// CPU
module CPU(
    input               clk         ,
    input               rstn        ,
    input               rf_dcp_rd   ,
    input [4:0]         rf_addr     ,
    output reg [31:0]   rf_out      ,
    output [7:0]        imem_addr   ,
    input [31:0]        imem_rdata  ,
    output [7:0]        dmem_addr   ,
    output [31:0]       dmem_wdata  ,
    output              dmem_we     ,
    input [31:0]        dmem_rdata  ,
    output              stop
    );
export LEC_CHECK = 0
export ABC_AREA = 1
export CAP_MARGIN = 0
export CORE_MARGIN = 2
export CORE_UTILIZATION = 72
export CTS_CLUSTER_DIAMETER = 319
export CTS_CLUSTER_SIZE = 14
export HOLD_SLACK_MARGIN = 0.3
export PLACE_DENSITY_LB_ADDON = 0.15
export SETUP_SLACK_MARGIN = 1.17
export SLEW_MARGIN = 20
create_clock -name core_clock -period 4.11 [get_ports {clk}]
run.sh (not shown) runs the stock make flow with config.mk's settings and CLKGATE_MAP_FILE=.
The starting point aborted during 5_1_grt.
Change:
ABC_AREA = unset   (was 1)
CAP_MARGIN = 20   (was 0)
CORE_UTILIZATION = 61   (was 72)
CTS_CLUSTER_DIAMETER = unset   (was 319)
HOLD_SLACK_MARGIN = unset   (was 0.3)
PLACE_DENSITY_LB_ADDON = unset   (was 0.15)
SETUP_SLACK_MARGIN = unset   (was 1.17)
clock period = 6.52 ns   (was 4.11 ns; I/O delays follow)
Effect:
- With this change the flow produced a layout that fails on negative setup slack
- synthesized cell count came out lower by 23%
- synthesized area came out lower by 0.83%
- die area came out higher by 17%
Change:
CORE_UTILIZATION = 63   (was 61)
CTS_CLUSTER_SIZE = unset   (was 14)
SETUP_SLACK_MARGIN = 1.77   (was unset)
clock period = 6.41 ns   (was 6.52 ns; I/O delays follow)
After rerunning:
- Now the flow stopped in 5_1_grt
- area after synthesis does not change
- die area went down by 3.1%
- synthesized cell count stays the same

* * *

run a:
Starting RTL as in the previous note.
## CPU
module CPU(
    input               clk         ,
    input               rstn        ,
    input               rf_dcp_rd   ,
    input [4:0]         rf_addr     ,
    output reg [31:0]   rf_out      ,
    output [7:0]        imem_addr   ,
    input [31:0]        imem_rdata  ,
    output [7:0]        dmem_addr   ,
    output [31:0]       dmem_wdata  ,
    output              dmem_we     ,
    input [31:0]        dmem_rdata  ,
    output              stop
    );
clock: 10.5 ns
lec_check: 0
abc_area: 1
cap_margin: 20
core_aspect_ratio: 1.55
core_margin: 2
core_utilization: 35
cts_cluster_diameter: 27
cts_cluster_size: 57
gpl_routability_driven: 0
gpl_timing_driven: 0
max_routing_layer: met4
min_routing_layer: met2
place_density_lb_addon: 0.16
slew_margin: 20
tns_end_percent: 50
Run status, run a: aborted in global routing, error GRT-0116
The inputs of run b differ from those of run a as listed below.
- MIN_ROUTING_LAYER no longer set, was met2
- GPL_TIMING_DRIVEN no longer set, was 0
- CORE_ASPECT_RATIO no longer set, was 1.55
- PLACE_DENSITY_LB_ADDON no longer set, was 0.16
- SETUP_SLACK_MARGIN now -0.39, previously not set
- GPL_ROUTABILITY_DRIVEN no longer set, was 0
- CTS_CLUSTER_SIZE now 14, was 57
- ABC_AREA no longer set, was 1
- CORE_UTILIZATION now 67, was 35
- TNS_END_PERCENT no longer set, was 50
- the clock period (ns, I/O delays scaled along) now 6.87, was 10.5
==> results <==
No final results exist for run b, since it was stopped by error GRT-0116 during global routing.
Run a did not finish; the tool stopped in global routing with error GRT-0116.
Run b ends up with a area of placed instances that is 1.8% lower than in run a.
Looking at chip area line of the yosys report, run b sits below run a.
Of the two candidates, run a has the worse HPWL reported at the end of detailed placement and run b the better one.
Looking at share of the core filled by cells before placement, run b sits 32 points above run a.
Run b vs run a: synthesized cell count down by more than 10%
In run b, the post-synthesis area per instance came out 28% above the value in run a.
Netlist area before placement: run b < run a
~same adder-cell share of the synthesized area in run b and run a
Re die size: run a was higher than run b.

* * *

CPU again, from the RTL that the note above started with.
==> flow/design.v (excerpt) <==
module CPU(
    input               clk         ,
    input               rstn        ,
    input               rf_dcp_rd   ,
    input [4:0]         rf_addr     ,
    output reg [31:0]   rf_out      ,
    output [7:0]        imem_addr   ,
    input [31:0]        imem_rdata  ,
    output [7:0]        dmem_addr   ,
    output [31:0]       dmem_wdata  ,
    output              dmem_we     ,
    input [31:0]        dmem_rdata  ,
    output              stop
    );
Settings: LEC_CHECK=0, CAP_MARGIN=20, CORE_MARGIN=2, CORE_UTILIZATION=70, PLACE_DENSITY_LB_ADDON=0.25, SLEW_MARGIN=20; clock period 6.51 ns.
The baseline stopped in global routing (GRT-0232).
Edit:
CORE_UTILIZATION = 40   (was 70)
PLACE_DENSITY_LB_ADDON = unset   (was 0.25)
SETUP_SLACK_MARGIN = 1.66   (was unset)
clock period = 10.2 ns   (was 6.51 ns; I/O delays follow)
=>
- The changed run passed the timing, DRC and antenna checks
- synthesized area is unchanged
- die size rises by well over a third
- synthesized cell count does not change

* * *

== job 1112 ==
Starting RTL as in the previous note.
Design CPU, start of the top module:
module CPU(
    input               clk         ,
    input               rstn        ,
    input               rf_dcp_rd   ,
    input [4:0]         rf_addr     ,
    output reg [31:0]   rf_out      ,
    output [7:0]        imem_addr   ,
    input [31:0]        imem_rdata  ,
    output [7:0]        dmem_addr   ,
    output [31:0]       dmem_wdata  ,
    output              dmem_we     ,
    input [31:0]        dmem_rdata  ,
    output              stop
    );
    reg [31:0]   md          ;
    reg [31:0]   y           ;
    wire [31:0]  pc          ;
    wire [31:0]  npc         ;
    reg [31:0]   imm         ;
    reg [31:0]   ir          ;
    reg [31:0]   a           ;
    reg [31:0]   b           ;
    wire [2:0]   branch      ;
    wire         MemRead     ;
    wire         MemWrite    ;
    wire         MemtoReg    ;
    wire [2:0]   ALUOP       ;
    wire         ALUSrc1     ;
    wire [1:0]   ALUSrc2     ;
    wire         RegWrite    ;
    wire [2:0]   zero        ;
    wire [2:0]   mode        ;
    wire         uors        ;
    wire [2:0]   extmode1    ;
    wire [2:0]   extmode2    ;
    wire [2:0]   extmode2_m  ;
    wire         sp_sign     ;
    wire [31:0]  md_ext      ;
    wire  eflush;
    wire  dstall;
    wire  fstall;
    wire  flush;
    wire [31:0]         a0;
    wire [31:0]         b0;
    wire [31:0]         imm_0;
    reg [31:0]          b_m;
    reg [31:0]           b_m_0;
    reg [31:0] md_n;
    reg [4:0]          rs1;
    reg [4:0]          rs2;
    reg [4:0]          rd;
    reg [4:0]          rd_m;
    reg [4:0]          rd_w;
    reg [31:0]          pc_d;
    reg [31:0]          pc_e;
    wire [4:0]  ra      ;
    wire [4:0]  wa      ;
    wire        rf_we   ;
    wire [31:0] rf_wd   ;
    wire [31:0] wdto_rf ;
    wire [7:0]  dm_a    ;
  ...
Settings: LEC_CHECK=0, ABC_AREA=0, CAP_MARGIN=20, CORE_MARGIN=2, CORE_UTILIZATION=65, SETUP_SLACK_MARGIN=-0.36, SLEW_MARGIN=15; clock period 6.23 ns.
Run status, job 1112: aborted in global routing, error GRT-0232
Relative to job 1112, the following input files were edited for job 8629:
# job 1112
export LEC_CHECK = 0
export ABC_AREA = 0
export CAP_MARGIN = 20
export CORE_MARGIN = 2
export CORE_UTILIZATION = 65
export SETUP_SLACK_MARGIN = -0.36
export SLEW_MARGIN = 15
create_clock -name core_clock -period 6.23 [get_ports {clk}]
# job 8629
export LEC_CHECK = 0
export ABC_AREA = 0
export CAP_MARGIN = 20
export CORE_MARGIN = 2
export CORE_UTILIZATION = 58
export SETUP_SLACK_MARGIN = 0.84
export SLEW_MARGIN = 15
create_clock -name core_clock -period 5.78 [get_ports {clk}]
==> results <==
| job 8629 | all stages done | FAIL | setup timing |. Post-synth area from yosys stat came out exactly the same in job 8629 and job 1112. Floorplan-stage core utilization in job 8629 is 7.3 points lower than in job 1112. As far as synthesized-area fraction occupied by ao, oa, aoi and oai cells goes, job 1112 and job 8629 are indistinguishable; the numbers are identical. Compared with job 1112, in job 8629 placeable core region higher; die size went up; die outline width shows an increase of 5.8%; number of rows in the core area grew by 8; count of flip-flops with a built-in enable after synthesis held.
diff inputs: job 8629 => job 779
# job 8629
export LEC_CHECK = 0
export ABC_AREA = 0
export CAP_MARGIN = 20
export CORE_MARGIN = 2
export CORE_UTILIZATION = 58
export SETUP_SLACK_MARGIN = 0.84
export SLEW_MARGIN = 15
create_clock -name core_clock -period 5.78 [get_ports {clk}]
# job 779
export LEC_CHECK = 0
export ABC_AREA = 0
export CAP_MARGIN = 20
export CORE_MARGIN = 5
export CORE_UTILIZATION = 58
export PLACE_DENSITY_LB_ADDON = 0.07
export SLEW_MARGIN = 15
create_clock -name core_clock -period 5.78 [get_ports {clk}]
The flow completed for job 8629, but it is not clean: the layout still shows setup timing.
| job 779 | all stages done | FAIL | setup timing |
Relative to job 8629, hold slack decreased by 0.0061 ns in job 779.
Re sum of routed wire length over all layers: job 8629 was lower than job 779.
Job 779 vs job 8629, first element of the critical path: rs2[3]$_SDFF_PP0_ vs rs2[2]$_SDFF_PP0_
Vias: job 779 more than job 8629
Taking job 8629 as the reference, in job 779 minimum setup slack in the final design fell by 0.13 ns, placed cell area stayed essentially flat, clock-buffer cell count rose by 4.
Job 779 vs job 8629: net total in the final layout down
[inputs] job 2255 vs job 779
# job 779
export LEC_CHECK = 0
export ABC_AREA = 0
export CAP_MARGIN = 20
export CORE_MARGIN = 5
export CORE_UTILIZATION = 58
export PLACE_DENSITY_LB_ADDON = 0.07
export SLEW_MARGIN = 15
create_clock -name core_clock -period 5.78 [get_ports {clk}]
# job 2255
export LEC_CHECK = 0
export CAP_MARGIN = 20
export CORE_MARGIN = 2
export CORE_UTILIZATION = 40
export SLEW_MARGIN = 20
create_clock -name core_clock -period 10.2 [get_ports {clk}]
Notes after the runs:
Job 2255 finished every stage and its layout cleared the timing, DRC and antenna checks. | share of synthesized registers carrying an async set or reset | job 779 vs job 2255 | ≈ equal |. Compared with job 779, job 2255 improves final area. When job 2255 is measured against job 779, its total via count after detailed routing turns out 7,138 lower. Changes observed in job 2255 relative to job 779: area of the core increased by 45% relative to the old numbers, die footprint increased by 57,000 um^2 relative to the old numbers, maximum fanout count along the critical path increased by 19 relative to the old numbers. [compare] base=job 779 new=job 2255: final cycle utilization of the critical path fell by 38 points, fraction of area in registers rose by 2.9 points, critical path depth fell by about 12%, global-route wire length before repair fell by 16 mm.
The following lists how job 6990 was set up differently from job 2255:
# job 2255
export LEC_CHECK = 0
export CAP_MARGIN = 20
export CORE_MARGIN = 2
export CORE_UTILIZATION = 40
export SLEW_MARGIN = 20
create_clock -name core_clock -period 10.2 [get_ports {clk}]
# job 6990
export LEC_CHECK = 0
export CAP_MARGIN = 20
export CORE_MARGIN = 2
export CORE_UTILIZATION = 72
export CTS_CLUSTER_SIZE = 17
export PLACE_DENSITY_LB_ADDON = 0.2
export SLEW_MARGIN = 20
create_clock -name core_clock -period 6.76 [get_ports {clk}]
### Flow results
- The final layout from job 2255, which completed every stage, passed the timing, DRC and antenna checks at the end of the flow.
- In the summary table, job 6990 is marked failed, with error GRT-0116 raised in global routing.
- Job 2255 has higher die extent in y than job 6990.
- The fraction of the core area occupied by cells at floorplan in job 6990 was higher than what job 2255 gave.
- Lower full die area goes to job 6990 over job 2255.
- Job 6990 ended with more number of gates resized after cts than job 2255.
- NOTE area of the placeable core job 2255->job 6990 decreased by more than a quarter
Setup changes, job 6990 to job 9787
# job 6990
export LEC_CHECK = 0
export CAP_MARGIN = 20
export CORE_MARGIN = 2
export CORE_UTILIZATION = 72
export CTS_CLUSTER_SIZE = 17
export PLACE_DENSITY_LB_ADDON = 0.2
export SLEW_MARGIN = 20
create_clock -name core_clock -period 6.76 [get_ports {clk}]
# job 9787
export LEC_CHECK = 0
export CAP_MARGIN = 20
export CORE_MARGIN = 2
export CORE_UTILIZATION = 62
export CTS_CLUSTER_SIZE = 98
export SLEW_MARGIN = 20
create_clock -name core_clock -period 5.73 [get_ports {clk}]
Job 9787: all stages done; final checks FAILED (setup timing). Changes observed in job 9787 relative to job 6990: number of H-tree levels roughly the same; overall chip area higher; adder and majority gate portion of the synthesized area roughly the same; number of rows created at floorplan higher; initial cell density of the core lower. Buffer count from post-CTS setup fixing: job 9787 and job 6990 compared, lower one is job 9787. Relative to job 6990, placed instance area has gone up in job 9787. Job 9787 vs job 6990 — post-placement cell count climbed by a few percent.
